run 1:
## error_correction
module error_correction # (
    parameter puf_sig_length     = 256,
    parameter ipid_N             = 16
)
(
    input                                clk,
    input                                rst_n,
    input        [1:0]                   pcm_instruction,
    input        [puf_sig_length-1:0]    pcm_puf_in,
    input                                pcm_puf_in_valid,
    input        [$clog2(ipid_N)-1:0]    pcm_ipid_number,
    output logic [puf_sig_length-1:0]    pcm_puf_out,
    output logic                         pcm_puf_out_valid,
    output logic                         pcm_S_c  
);  
typedef enum logic [1:0] {IDLE, PROVISION_ID, CORRECT_SIG} state_t;
state_t state_r; 
logic [(6*(puf_sig_length/16))-1:0] parity_bits [0:ipid_N-1];
wire [puf_sig_length-1:0] temp_corrected_out; 
genvar j;
generate
    for (j =0; j < puf_sig_length/16; j++) begin
        error_module errorX (.data(pcm_puf_in[((j+1)*16)-1:j*16]), .parity(parity_bits[pcm_ipid_number][((j+1)*6)-1:j*6]), .corrected_out(temp_corrected_out[((j+1)*16)-1:j*16]));
    end 
endgenerate 
always @(posedge clk) begin
    if (state_r == PROVISION_ID && pcm_puf_in_valid) begin
        for (int i = 0; i < puf_sig_length/16; i++) begin
            parity_bits[pcm_ipid_number][0+(6*i)] <= pcm_puf_in[2+(16*i)] ^ pcm_puf_in[5+(16*i)] ^ pcm_puf_in[7+(16*i)] ^ pcm_puf_in[9+(16*i)] ^ pcm_puf_in[11+(16*i)] ^ pcm_puf_in[14+(16*i)];
            parity_bits[pcm_ipid_number][1+(6*i)] <= pcm_puf_in[1+(16*i)] ^ pcm_puf_in[4+(16*i)] ^ pcm_puf_in[7+(16*i)] ^ pcm_puf_in[8+(16*i)] ^ pcm_puf_in[10+(16*i)] ^ pcm_puf_in[13+(16*i)] ^ pcm_puf_in[14+(16*i)] ^ pcm_puf_in[15+(16*i)];
            parity_bits[pcm_ipid_number][2+(6*i)] <= pcm_puf_in[0+(16*i)] ^ pcm_puf_in[4+(16*i)] ^ pcm_puf_in[5+(16*i)] ^ pcm_puf_in[6+(16*i)] ^ pcm_puf_in[9+(16*i)] ^ pcm_puf_in[10+(16*i)] ^ pcm_puf_in[11+(16*i)] ^ pcm_puf_in[12+(16*i)] ^ pcm_puf_in[14+(16*i)] ^ pcm_puf_in[15+(16*i)];
            parity_bits[pcm_ipid_number][3+(6*i)] <= pcm_puf_in[0+(16*i)] ^ pcm_puf_in[1+(16*i)] ^ pcm_puf_in[2+(16*i)] ^ pcm_puf_in[3+(16*i)] ^ pcm_puf_in[4+(16*i)] ^ pcm_puf_in[9+(16*i)] ^ pcm_puf_in[10+(16*i)] ^ pcm_puf_in[11+(16*i)] ^ pcm_puf_in[12+(16*i)] ^ pcm_puf_in[13+(16*i)] ^ pcm_puf_in[14+(16*i)] ^ pcm_puf_in[15+(16*i)];
  ...
Settings: LEC_CHECK=0, ABC_AREA=1, CAP_MARGIN=20, CORE_MARGIN=2, CORE_UTILIZATION=72, CTS_CLUSTER_DIAMETER=327, CTS_CLUSTER_SIZE=96, PLACE_DENSITY=0.41, SETUP_SLACK_MARGIN=0.64, SLEW_MARGIN=20; clock period 2.15 ns.
run.sh (not shown) runs the stock make flow with config.mk's settings and CLKGATE_MAP_FILE=.
The log for run 1 ends in global routing with error GRT-0228, so the run never completed.
What run 2 does differently from run 1 at the input level:
- ABC_AREA removed (was 1)
- CTS_CLUSTER_DIAMETER removed (was 327)
- CTS_CLUSTER_SIZE changed from 96 to 54
- HOLD_SLACK_MARGIN newly set to 0.29
- CORE_UTILIZATION changed from 72 to 64
- PLACE_DENSITY removed (was 0.41)
- SETUP_SLACK_MARGIN changed from 0.64 to -0.18
Findings:
Each of run 2 and run 1 falls short of a clean finish.
Final checks on run 2, whose flow otherwise completed, came back failing, citing setup timing.
The lower number of clock buffers inserted by TritonCTS of run 2 and run 1 is in run 1.
Delta (run 2 minus run 1): worst setup timing slack at the placement stage has decreased; number of nets at floorplan now smaller.
Per the comparison of run 2 with run 1, number of instances in the placed design went down, die area rose by about 0.7%, aoi/oai-family share of the synthesized area up 2.0 points, quantity of hold-fixing buffers added after cts went up by 5.
Comparing synthesized area for run 2 and run 1, the bigger number came from run 1.
Between run 1 and run 2, the flow reports post-synthesis cell count decreasing by more than half.
The following lists how run 3 was set up differently from run 2:
- SETUP_SLACK_MARGIN now 0.61, was -0.18
- HOLD_SLACK_MARGIN now 0.3, was 0.29
- CTS_CLUSTER_SIZE now 45, was 54
## What came out
Run 3 ran in full, but the layout does not pass; the checks complain about setup timing. Of the two values seen for endpoint of the most critical setup path, pcm_puf_out[90]$_DFFE_PN0P_ was produced by run 3 and pcm_puf_out[125]$_DFFE_PN0P_ by run 2. Going from run 2 to run 3, count of buffers not belonging to the clock network in the layout grew by more than 10%. From run 2 to run 3 the numbers moved as follows: share of total power in the clock network decreased 0.2 points, proportion of total power due to net switching increased 1.1 points. Run 3 vs. run 2: flop count has remained practically unchanged, cell area has increased, sequential share of layout area has decreased. The core of run 3 is more densely filled than that of run 2.
Setup changes, run 3 to run 4
- PLACE_DENSITY newly set to 0.6
- HOLD_SLACK_MARGIN removed (was 0.3)
- CTS_CLUSTER_SIZE removed (was 45)
- SETUP_SLACK_MARGIN removed (was 0.61)
- CORE_UTILIZATION changed from 64 to 40
- the clock period (ns, I/O delays scaled along) changed from 2.15 to 5.0
Results
- Run 4: PASS, flow complete, no timing, DRC or antenna violations
- Diff run 3..run 4 | number of multi-input logic gates | negligible
- Cmp run 4 vs run 3: overall power consumption lower in run 4
- Count of vias placed by the detailed router (run 4 vs. run 3) decreases by more than 10%
- [compare] base=run 3 new=run 4: clock share of power increased 4.2 points, wire length shows a reduction of about 28%.

---

Starting RTL as in the previous note.
export LEC_CHECK = 0
export ABC_AREA = 1
export CAP_MARGIN = 20
export CORE_ASPECT_RATIO = 0.53
export CORE_MARGIN = 4
export CORE_UTILIZATION = 40
export CTS_CLUSTER_DIAMETER = 199
export GPL_TIMING_DRIVEN = 0
export HOLD_SLACK_MARGIN = -0.07
export MAX_ROUTING_LAYER = met4
export MIN_ROUTING_LAYER = met2
export PLACE_DENSITY_LB_ADDON = 0.06
export SLEW_MARGIN = 20
create_clock -name core_clock -period 5.0 [get_ports {clk}]
The first run ended with an error in 5_1_grt.
Next try:
Settings changed: ABC_AREA 1 to unset, CORE_ASPECT_RATIO 0.53 to 0.93, CORE_MARGIN 4 to 2, HOLD_SLACK_MARGIN -0.07 to 0.17.
Now the flow completed with no timing, DRC or antenna violations. Area after synthesis is lower by 10%. Synthesized cell count shrinks by 57%. Die area is lower by 12%.
Next try:
Settings changed: CORE_ASPECT_RATIO 0.93 to unset, CTS_CLUSTER_DIAMETER 199 to unset, GPL_TIMING_DRIVEN 0 to unset, HOLD_SLACK_MARGIN 0.17 to unset, MAX_ROUTING_LAYER met4 to unset, MIN_ROUTING_LAYER met2 to unset, PLACE_DENSITY set to 0.6, PLACE_DENSITY_LB_ADDON 0.06 to unset, SETUP_SLACK_MARGIN set to -0.24.
Clock period 5.0 ns to 3.88 ns, I/O delays scaled along.
The new run ran to the end with no violations.
Worst setup slack is better by 460 ps.
Clock-buffer cell count fell by 12.
Power rises by 27%.
Utilization barely changes.
Synthesized cell count is unchanged.
Final cell count rose by 1.7%.
Routed wire length went down by 18%.
Sequential share of layout area is about the same.
Clock power is higher by 24%.
Design area hardly moves.
Via count decreases by 25%.
Next try:
Settings changed: CORE_UTILIZATION 40 to 64, PLACE_DENSITY 0.6 to unset, SETUP_SLACK_MARGIN -0.24 to unset.
Clock period 3.88 ns to 2.21 ns, I/O delays scaled along.
What happened:
- This time the run reached the layout checks and failed them: setup timing
- die size shrinks by 37%
- count of clock-buffer cells in the layout shrinks by 1
- setup slack is worse by 1400 ps
- utilization grows by 37 points
- synthesized cell count does not change
- power grows by about 100%
- via count grows by 19%
- final area grows by 9.8%
- combinational power grows to 2.5 times its value
- wire length grows by 20%

---

error_correction again, from the RTL that the note above started with.
Settings: LEC_CHECK=0, CAP_MARGIN=20, CORE_MARGIN=2, CORE_UTILIZATION=65, MAX_ROUTING_LAYER=met4, PLACE_DENSITY=0.6, SLEW_MARGIN=20; clock period 4.09 ns.
The first run completed with no timing, DRC or antenna violations.
==> next run, changes <==
--- a/flow/config.mk
+++ b/flow/config.mk
@@ -11 +11 @@
-export MAX_ROUTING_LAYER = met4
+export CTS_CLUSTER_SIZE = 59
@@ -12,0 +13 @@
+export SETUP_SLACK_MARGIN = 0.56
==> flow/constraint.sdc (replaced) <==
create_clock -name core_clock -period 2.15 [get_ports {clk}]
set_input_delay 0.4300 -clock core_clock [delete_from_list [all_inputs] [get_ports {clk}]]
set_output_delay 0.4300 -clock core_clock [all_outputs]
set_load 0.01 [all_outputs]
Effect: The new run completed, yet does not pass: negative setup slack; count of clock-buffer cells in the layout falls by 4; register-to-register slack is worse by 2.1 ns; clock power is higher by well over a third; final cell count goes up by about a fifth; synthesized cell count stays the same.
==> next run, changes <==
--- a/flow/config.mk
+++ b/flow/config.mk
@@ -10,2 +10 @@
-export CORE_UTILIZATION = 65
-export CTS_CLUSTER_SIZE = 59
+export CORE_UTILIZATION = 58
@@ -13 +11,0 @@
-export SETUP_SLACK_MARGIN = 0.56
==> flow/constraint.sdc (replaced) <==
create_clock -name core_clock -period 3.67 [get_ports {clk}]
set_input_delay 0.7340 -clock core_clock [delete_from_list [all_inputs] [get_ports {clk}]]
set_output_delay 0.7340 -clock core_clock [all_outputs]
set_load 0.01 [all_outputs]
Outcome: The new run completed without violations; via count drops by about a fifth; design area drops by roughly a tenth; hold slack improved by 0.44 ns; worst setup slack improved by 1.5 ns; final cell count drops by a little under a tenth; power drops by well over a third; area after synthesis stays the same; critical path depth climbs by 1.
==> next run, changes <==
--- a/flow/config.mk
+++ b/flow/config.mk
@@ -10 +10,2 @@
-export CORE_UTILIZATION = 58
+export CORE_UTILIZATION = 70
+export CTS_CLUSTER_SIZE = 30
==> flow/constraint.sdc (replaced) <==
create_clock -name core_clock -period 2.75 [get_ports {clk}]
set_input_delay 0.5500 -clock core_clock [delete_from_list [all_inputs] [get_ports {clk}]]
set_output_delay 0.5500 -clock core_clock [all_outputs]
set_load 0.01 [all_outputs]
The changed run stopped in global routing.
Synthesized area does not change.
Synthesized cell count stays the same.
Die size came out lower by 17%.
==> next run, changes <==
--- a/flow/config.mk
+++ b/flow/config.mk
@@ -10,2 +10 @@
-export CORE_UTILIZATION = 70
-export CTS_CLUSTER_SIZE = 30
+export CORE_UTILIZATION = 40
==> flow/constraint.sdc (replaced) <==
create_clock -name core_clock -period 3.88 [get_ports {clk}]
set_input_delay 0.7760 -clock core_clock [delete_from_list [all_inputs] [get_ports {clk}]]
set_output_delay 0.7760 -clock core_clock [all_outputs]
set_load 0.01 [all_outputs]
This time the run went through all stages and came out clean.
Area after synthesis does not change.
Synthesized cell count is unchanged.
Die size went up by 74%.
No activity file was given, so power comes from the tool's default toggle rates.
